==> inputs of v27 <==
==> flow/design.v <==
`timescale 1ns / 1ps
module iir_filter (
    input wire clk,
    input wire rst,
    input wire signed [15:0] x_in,
    output reg signed [15:0] y_out
);
    localparam signed [39:0] B0 =  3947;
    localparam signed [39:0] B1 = -7894;
    localparam signed [39:0] B2 =  3947;
    localparam signed [39:0] A2 = -7891; 
    localparam signed [39:0] A3 =  3801;
    reg signed [39:0] z1;
    reg signed [39:0] z2;
    wire signed [39:0] x_ext;
    wire signed [39:0] b0_x, b1_x, b2_x;
    wire signed [39:0] a2_y, a3_y;
    wire signed [39:0] y_acc;
    assign x_ext = {{24{x_in[15]}}, x_in};
    assign b0_x = x_ext * B0;
    assign b1_x = x_ext * B1;
    assign b2_x = x_ext * B2;
    assign y_acc = b0_x + z1;
    reg signed [15:0] y_comb;
    wire signed [39:0] y_scaled = y_acc >>> 12; 
    always @(*) begin
        if (y_scaled > 32767)      
            y_comb = 32767;
        else if (y_scaled < -32768) 
            y_comb = -32768;
        else                        
            y_comb = y_scaled[15:0];
    end
    wire signed [39:0] y_comb_ext = {{24{y_comb[15]}}, y_comb};
    assign a2_y = y_comb_ext * A2;
    assign a3_y = y_comb_ext * A3;
    always @(posedge clk) begin
        if (rst) begin
            y_out <= 0;
            z1 <= 0;
            z2 <= 0;
        end else begin
            y_out <= y_comb;
            z1 <= b1_x - a2_y + z2;
            z2 <= b2_x - a3_y;
        end
    end
endmodule
`timescale 1ns / 1ps
module threshold_estimator (
    input wire clk,
    input wire rst,
    input wire signed [15:0] data_in,
    output reg signed [15:0] threshold
);
    reg signed [15:0] abs_data;
    always @(*) begin
        if (data_in == -16'd32768) abs_data = 16'd32767;
        else abs_data = (data_in < 0) ? -data_in : data_in;
    end
    localparam K = 14; 
    reg signed [31:0] accumulator;
    always @(posedge clk) begin
        if (rst) begin
            accumulator <= 0;
            threshold <= 0;
        end else begin
            accumulator <= accumulator - (accumulator >>> K) + abs_data;
            threshold <= -(((accumulator >>> K) * 45) >>> 3);
        end
    end
endmodule
`timescale 1ns / 1ps
module spike_detect (
    input wire clk,
    input wire rst,
    input wire signed [15:0] data_in,
    input wire signed [15:0] threshold,
    output reg spike_out
);
    localparam integer LOCKOUT = 20;
    localparam signed [15:0] SATURATION_NEG = -16'd30000;
    reg [4:0] timer;
    always @(posedge clk) begin
        if (rst) begin
            spike_out <= 0;
            timer <= 0;
        end else begin
            spike_out <= 0;
            if (timer > 0) begin
                timer <= timer - 1;
            end else begin
                if ((data_in < threshold) && (data_in > SATURATION_NEG)) begin
                    spike_out <= 1;
                    timer <= LOCKOUT;
                end
            end
        end
    end
endmodule
`timescale 1ns / 1ps
module velocity_decoder (
    input wire clk,
    input wire rst,
    input wire bin_strobe,  
    input wire signed [15:0] bin_count,  
    output reg signed [15:0] velocity  
);
    localparam signed [15:0] M1 = 16'd3891;  
    localparam signed [15:0] M2 = 16'd819;  
    localparam signed [15:0] MAX_VEL = 16'd20480; 
    localparam signed [15:0] MIN_VEL = -16'd20480;
    reg signed [31:0] term1;  
    reg signed [31:0] term2;  
    reg signed [31:0] sum;  
    always @(posedge clk) begin
        if (rst) begin
            velocity <= 0;
        end else if (bin_strobe) begin
            term1 = velocity * M1; 
            term2 = (bin_count * M2) <<< 12;
            sum = term1 + term2;
            if ((sum >>> 12) > MAX_VEL) 
                velocity <= MAX_VEL;
            else if ((sum >>> 12) < MIN_VEL)
                velocity <= MIN_VEL;
            else
                velocity <= sum >>> 12;
        end
    end
endmodule
`timescale 1ns / 1ps
module neural_pipeline_top (
    input wire clk,
    input wire rst,
    input wire signed [15:0] raw_in,
    output wire signed [15:0] vel_out
);
    wire signed [15:0] filt_out;
    wire spike_pulse_raw;  
    reg spike_pulse_safe;  
    wire signed [15:0] auto_threshold;
    reg [17:0] warmup_cnt; 
    always @(posedge clk) begin
        if (rst) begin
            warmup_cnt <= 0;
            spike_pulse_safe <= 0;
        end else begin
            if (warmup_cnt < 150000) 
                warmup_cnt <= warmup_cnt + 1;
            if (warmup_cnt == 150000) 
                spike_pulse_safe <= spike_pulse_raw;
            else 
                spike_pulse_safe <= 0;
        end
    end
    reg [10:0] bin_timer;
    reg bin_strobe;
    reg signed [15:0] bin_accumulator;
    reg signed [15:0] current_bin_count;
    iir_filter u_filter (
        .clk(clk),
        .rst(rst),
        .x_in(raw_in),
        .y_out(filt_out)
    );
    threshold_estimator u_thresh_gen (
        .clk(clk),
        .rst(rst),
        .data_in(filt_out),
        .threshold(auto_threshold)
    );
    spike_detect u_detect (
        .clk(clk),
        .rst(rst),
        .data_in(filt_out),
        .threshold(auto_threshold), 
        .spike_out(spike_pulse_raw) 
    );
    always @(posedge clk) begin
        if (rst) begin
            bin_timer <= 0;
            bin_accumulator <= 0;
            current_bin_count <= 0;
            bin_strobe <= 0;
        end else begin
            bin_strobe <= 0;
            if (spike_pulse_safe)
                bin_accumulator <= bin_accumulator + 1;
            if (bin_timer == 1499) begin
                bin_timer <= 0;
                current_bin_count <= bin_accumulator;
                bin_accumulator <= 0;
                bin_strobe <= 1;
            end else begin
                bin_timer <= bin_timer + 1;
                bin_strobe <= 0;
            end
        end
    end
    velocity_decoder u_decoder (
        .clk(clk),
        .rst(rst),
        .bin_strobe(bin_strobe),
        .bin_count(current_bin_count),
        .velocity(vel_out)
    );
endmodule
==> flow/run.sh <==
#!/bin/bash
# the make line also repeats each setting of config.mk as NAME=value (left out here)
make -C /OpenROAD-flow-scripts/flow DESIGN_CONFIG=/design/flow/config.mk WORK_HOME=/design/flow/orfs CLKGATE_MAP_FILE= finish
==> flow/config.mk <==
export PLATFORM = sky130hd
export DESIGN_NAME = neural_pipeline_top
export DESIGN_NICKNAME = neural_pipeline_top
export VERILOG_FILES = /design/flow/design.v
export SDC_FILE = /design/flow/constraint.sdc
export NUM_CORES = 4
export LEC_CHECK = 0
export ABC_AREA = 1
export CAP_MARGIN = 20
export CORE_MARGIN = 2
export CORE_UTILIZATION = 72
export CTS_CLUSTER_DIAMETER = 207
export MAX_ROUTING_LAYER = met4
export PLACE_DENSITY_LB_ADDON = 0.04
export SETUP_SLACK_MARGIN = 0.49
export SLEW_MARGIN = 20
==> flow/constraint.sdc <==
create_clock -name core_clock -period 17.1 [get_ports {clk}]
set_input_delay 3.4200 -clock core_clock [delete_from_list [all_inputs] [get_ports {clk}]]
set_output_delay 3.4200 -clock core_clock [all_outputs]
set_load 0.01 [all_outputs]
==> v33 (differences from v27) <==
ABC_AREA = unset   (was 1)
CELL_PAD_IN_SITES_DETAIL_PLACEMENT = 1   (was unset)
CORE_UTILIZATION = 45   (was 72)
CTS_CLUSTER_DIAMETER = 232   (was 207)
GPL_ROUTABILITY_DRIVEN = 0   (was unset)
GPL_TIMING_DRIVEN = 0   (was unset)
HOLD_SLACK_MARGIN = 0.19   (was unset)
MAX_ROUTING_LAYER = unset   (was met4)
PLACE_DENSITY_LB_ADDON = 0.12   (was 0.04)
SETUP_SLACK_MARGIN = 3.1   (was 0.49)
TNS_END_PERCENT = 45   (was unset)
==> flow/constraint.sdc (replaced) <==
create_clock -name core_clock -period 14.1 [get_ports {clk}]
set_input_delay 2.8200 -clock core_clock [delete_from_list [all_inputs] [get_ports {clk}]]
set_output_delay 2.8200 -clock core_clock [all_outputs]
set_load 0.01 [all_outputs]
==> results.py <==
# Auto-generated metrics
metrics = {
    "drt": {
        "via_per_inst": 5.44,
    },
    "outcome": {
        "status": "failed layout checks",
        "so.violations": "setup timing",
    },
    "sta": {
        "layout_min_cycle_time_ns": 17.23,
        "finalSetupViolCount": 58,
        "setup_ws_ns": -3.13,
    },
    "layout": {
        "inverters": 1006,
    },
    "synth": {
        "xor_area_share_pct": 7.43,
    },
    "global_routing": {
        "grt_first_pass_wirelength_mm": 198,
    },
}
The numbers above come from v33.

==> results.py <==
# Auto-generated metrics
metrics = {
    "drt": {
        "antennaDiodeCount": 1,
        "met1_length_mm": 48.1,
    },
    "outcome": {
        "status": "timing/DRC/antenna clean",
    },
    "placement": {
        "portBuffers": 33,
    },
    "sta": {
        "setup_ws_ns": 0.822,
        "layout_min_cycle_time_ns": 16.28,
        "finalSetupViolCount": 0,
    },
    "layout": {
        "area_growth_pct": 12.4,
        "inverters": 1375,
    },
    "global_routing": {
        "grt_first_pass_wirelength_mm": 199,
    },
    "synth": {
        "synth_top_cell_by_area": "fa_1",
        "xor_area_share_pct": 4.34,
    },
}
The numbers above come from v27.

